Setup of build 54:
Design Top, start of the top module:
module Top(
  input         clock,
                reset,
  input  [31:0] io_address,
  input         io_addr_strobe,
  input  [31:0] io_write_data,
  input         io_write_strobe,
  input  [3:0]  io_byte_enable,
  input         io_read_strobe,
  output [31:0] io_read_data,
  input  [15:0] sw,
  output [15:0] led,
  output [7:0]  anode_assert,
  output [6:0]  segs
);
For scale: roughly 2000 cells after synthesis, about 150 I/O pins, about 13000 sq um of cells after synthesis.
clock: 3.12 ns
lec_check: 0
abc_area: 1
cap_margin: 20
cell_pad_in_sites_detail_placement: 2
core_margin: 2
core_utilization: 66
cts_cluster_diameter: 188
place_density_lb_addon: 0.06
setup_slack_margin: 0.7
slew_margin: 20
tns_end_percent: 25
run.sh (not shown) runs the stock make flow with config.mk's settings and CLKGATE_MAP_FILE=.
Build 54 did not finish; a tool error ended it in detailed placement.
diff inputs: build 54 => build 73
- clearing CELL_PAD_IN_SITES_DETAIL_PLACEMENT, which used to be 2
- clearing ABC_AREA, which used to be 1
- swapping 66 for 67 in CORE_UTILIZATION
- clearing CTS_CLUSTER_DIAMETER, which used to be 188
- putting CTS_CLUSTER_SIZE at 33 where nothing was set
- clearing PLACE_DENSITY_LB_ADDON, which used to be 0.06
- swapping 20 for 0 in CAP_MARGIN
- clearing TNS_END_PERCENT, which used to be 25
- clearing SETUP_SLACK_MARGIN, which used to be 0.7
- swapping 3.12 for 3.69 in the clock period (ns, I/O delays scaled along)
- In build 73 relative to build 54, standard cell core area had gone down by a little under 10%.
- Going from build 54 to build 73, count of different cell masters after synthesis moved up, die area fell 8.3%, number of nets at floorplan decreased about 20%, height of the die now smaller.
- Build 73 vs build 54: synthesis area per yosys down
- [compare] base=build 54 new=build 73: xor and xnor area share after synthesis grew by 1.8 points, initial standard-cell utilization of the core rose by 0.72 points.
- To summarise build 73: no stage aborted, but the layout did not pass its checks, failing on setup timing.
Here is what was changed in the inputs of build 29 compared with build 73.
- a change of CORE_UTILIZATION from 67 to 72
- an added PLACE_DENSITY of 0.92
- a change of CAP_MARGIN from 0 to 20
- an added ABC_AREA of 1
- a deleted CTS_CLUSTER_SIZE that had been 33
- an added SETUP_SLACK_MARGIN of -0.1
- a change of the clock period (ns, I/O delays scaled along) from 3.69 to 0.995
==> results <==
As far as number of buffers added on ports goes, build 73 and build 29 are indistinguishable; the numbers are identical.
FAIL for each of build 29 and build 73
Build 73: flow complete, layout not clean; failing: setup timing
In the reports for build 29 and build 73, the smaller compound-gate portion of the synthesized area belongs to build 73.
Sequential fraction of the synthesis area ended up 2.6 points lower on build 29 than on build 73.
Area after synthesis (build 29 / build 73): 1.08
As far as adder-cell area share of the yosys netlist is concerned, build 73 and build 29 perform about the same.
Compared with build 73, post-synthesis chip area from yosys in build 29 increased by a little under 10%.
Summary of build 29 over build 73: portion of netlist area occupied by mux cells lost 3.7 points, overall die area neither gained nor lost much.
Setup changes, build 29 to build 27
- swapping 72 for 68 in CORE_UTILIZATION
- putting HOLD_SLACK_MARGIN at -0.08 where nothing was set
- putting CTS_CLUSTER_SIZE at 36 where nothing was set
- clearing SETUP_SLACK_MARGIN, which used to be -0.1
- swapping 20 for 35 in CAP_MARGIN
- clearing PLACE_DENSITY, which used to be 0.92
- clearing ABC_AREA, which used to be 1
- swapping 0.995 for 3.79 in the clock period (ns, I/O delays scaled along)
The flow completed for build 27, but it is not clean: the layout still shows setup timing. NOTE mapped cell area build 29->build 27 decreased by a little under 10%. Chip area from the yosys synthesis statistics: lower on build 27. Delta (build 27 minus build 29): width of the die fell by 0.85%; average cell area after synthesis rose by 1.1 sq um; die size fell by about 1.7%; height of the chip fell by 0.85%; floorplan row count fell by 1. Synthesized cell count ends up lower on build 27. Build 29 -> build 27: post-synth net total decreased by more than 10%. The effective utilization at floorplan in build 27 sits 3.3 points below the value recorded for build 29.

* * *

job 1820:
Top again, from the RTL that the note above started with.
Settings: LEC_CHECK=0, CAP_MARGIN=20, CELL_PAD_IN_SITES_GLOBAL_PLACEMENT=0, CORE_MARGIN=2, CORE_UTILIZATION=66, MAX_ROUTING_LAYER=met4, MIN_ROUTING_LAYER=met1, SLEW_MARGIN=20; clock period 3.82 ns.
Job 1820 finished every stage; the final checks, however, were not passed, the failures being negative setup slack.
diff inputs: job 1820 => job 3104
Settings: a change of CAP_MARGIN from 20 to 0; a change of MAX_ROUTING_LAYER from met4 to met5.
==> results <==
- Ran to the end and failed final checks on negative setup slack: job 3104.
- Job 1820 vs job 3104, critical path capture point: segs[4] vs segs[3]
- For the utilization, job 3104 came in 0.80 points higher than job 1820 did.
- Compared with job 1820, in job 3104 worst-case headroom to the max-slew limit -8.8 points, switching power as a share of total power +0.54 points, combinational gate area +about 1%, number of cells upsized or downsized after cts +12.
- Post-detailed-placement cell area across job 1820 and job 3104: no real change.
- Iteration count of the initial detailed-routing pass was lower in job 1820 than in job 3104.
- Job 1820 → job 3104: setup slack -0.56 ns; wire length of the first global-routing pass +3.6%; tally of non-filler cells in the final layout ~0 delta.
--- input diff job 3104..job 3984 ---
Settings: setting GPL_ROUTABILITY_DRIVEN to 0 for the first time; changing SLEW_MARGIN from 20 to 0; changing CELL_PAD_IN_SITES_GLOBAL_PLACEMENT from 0 to 1; setting ABC_AREA to 1 for the first time; changing CORE_UTILIZATION from 66 to 38; setting CORE_ASPECT_RATIO to 1.06 for the first time; changing CAP_MARGIN from 0 to 5; setting CELL_PAD_IN_SITES_DETAIL_PLACEMENT to 1 for the first time; setting TNS_END_PERCENT to 20 for the first time.
[summary]
- No crash in job 3984: every stage finished, but the layout fails its final checks due to negative setup slack.
- Switching share of total power: job 3984 vs job 3104 up 1.0 points
- On summed negative setup slack over all endpoints: between job 3104 and job 3984, it ends up lower for job 3104.
- Max-capacitance violation count came out exactly the same in job 3104 and job 3984.
- Relative to job 3104, the share of total power in sequential cells of job 3984 is lower by 3.2 points.
- Compared with job 3104, in job 3984 number of gates resized after cts now sits lower, post-layout instance area now sits higher.
#### Input delta (job 2848 over job 3984)
Settings: SLEW_MARGIN changed from 0 to 20; CORE_ASPECT_RATIO removed (was 1.06); CELL_PAD_IN_SITES_GLOBAL_PLACEMENT removed (was 1); MIN_ROUTING_LAYER removed (was met1); GPL_ROUTABILITY_DRIVEN removed (was 0); CAP_MARGIN changed from 5 to 20; CORE_UTILIZATION changed from 38 to 40; MAX_ROUTING_LAYER removed (was met5); TNS_END_PERCENT removed (was 20); CELL_PAD_IN_SITES_DETAIL_PLACEMENT removed (was 1); ABC_AREA removed (was 1); the clock period (ns, I/O delays scaled along) changed from 3.82 to 4.45.
### Flow results
Job 2848: all stages complete, timing, DRC and antenna checks passed
The worst setup slack of job 2848 is higher than that of job 3984.
From job 3984 to job 2848 the numbers moved as follows: setup TNS after final layout up 1.04 ns, wire length of the first global-routing pass decreased 22000 µm, leakage power fell by 18%.
Going from job 3984 to job 2848, final cell count shrank by more than 10%.
met3 layer wire length in the routed design down 16% in job 2848 wrt job 3984
Higher post-synthesis simple-gate area fraction was reported by job 2848, not job 3984.
Higher HPWL after detailed placement was reported by job 3984, not job 2848.
#### Input delta (job 7621 over job 2848)
Settings: swapping 40 for 67 in CORE_UTILIZATION; swapping 4.45 for 3.98 in the clock period (ns, I/O delays scaled along).
==> comparison <==
Job 7621 finished all stages; layout check result: FAIL, due to negative setup slack.
Job 7621 vs. job 2848: proportion of final cell area spent on non-clock buffers rose 2.0 points, design area shows an increase of about 2.1%.
Diff job 2848 -> job 7621: number of diodes up 2, quantity of gates resized following cts up 410%, clock network power share down 1.4 points, met3 routed wirelength up 120%.
Re static leakage: job 7621 is 0.00026 µW up on job 2848.
Re worst setup margin: job 7621 is 0.45 ns down on job 2848.
When job 7621 is set beside job 2848, its non-clock buffer count turns out to be about 19% larger.
Total cell area reported by yosys after synthesis: job 7621 vs job 2848 identical
Sort job 2848 and job 7621 by count of endpoints failing setup in the final report asc -> top: job 2848
Power is estimated from default activity; no workload was simulated.
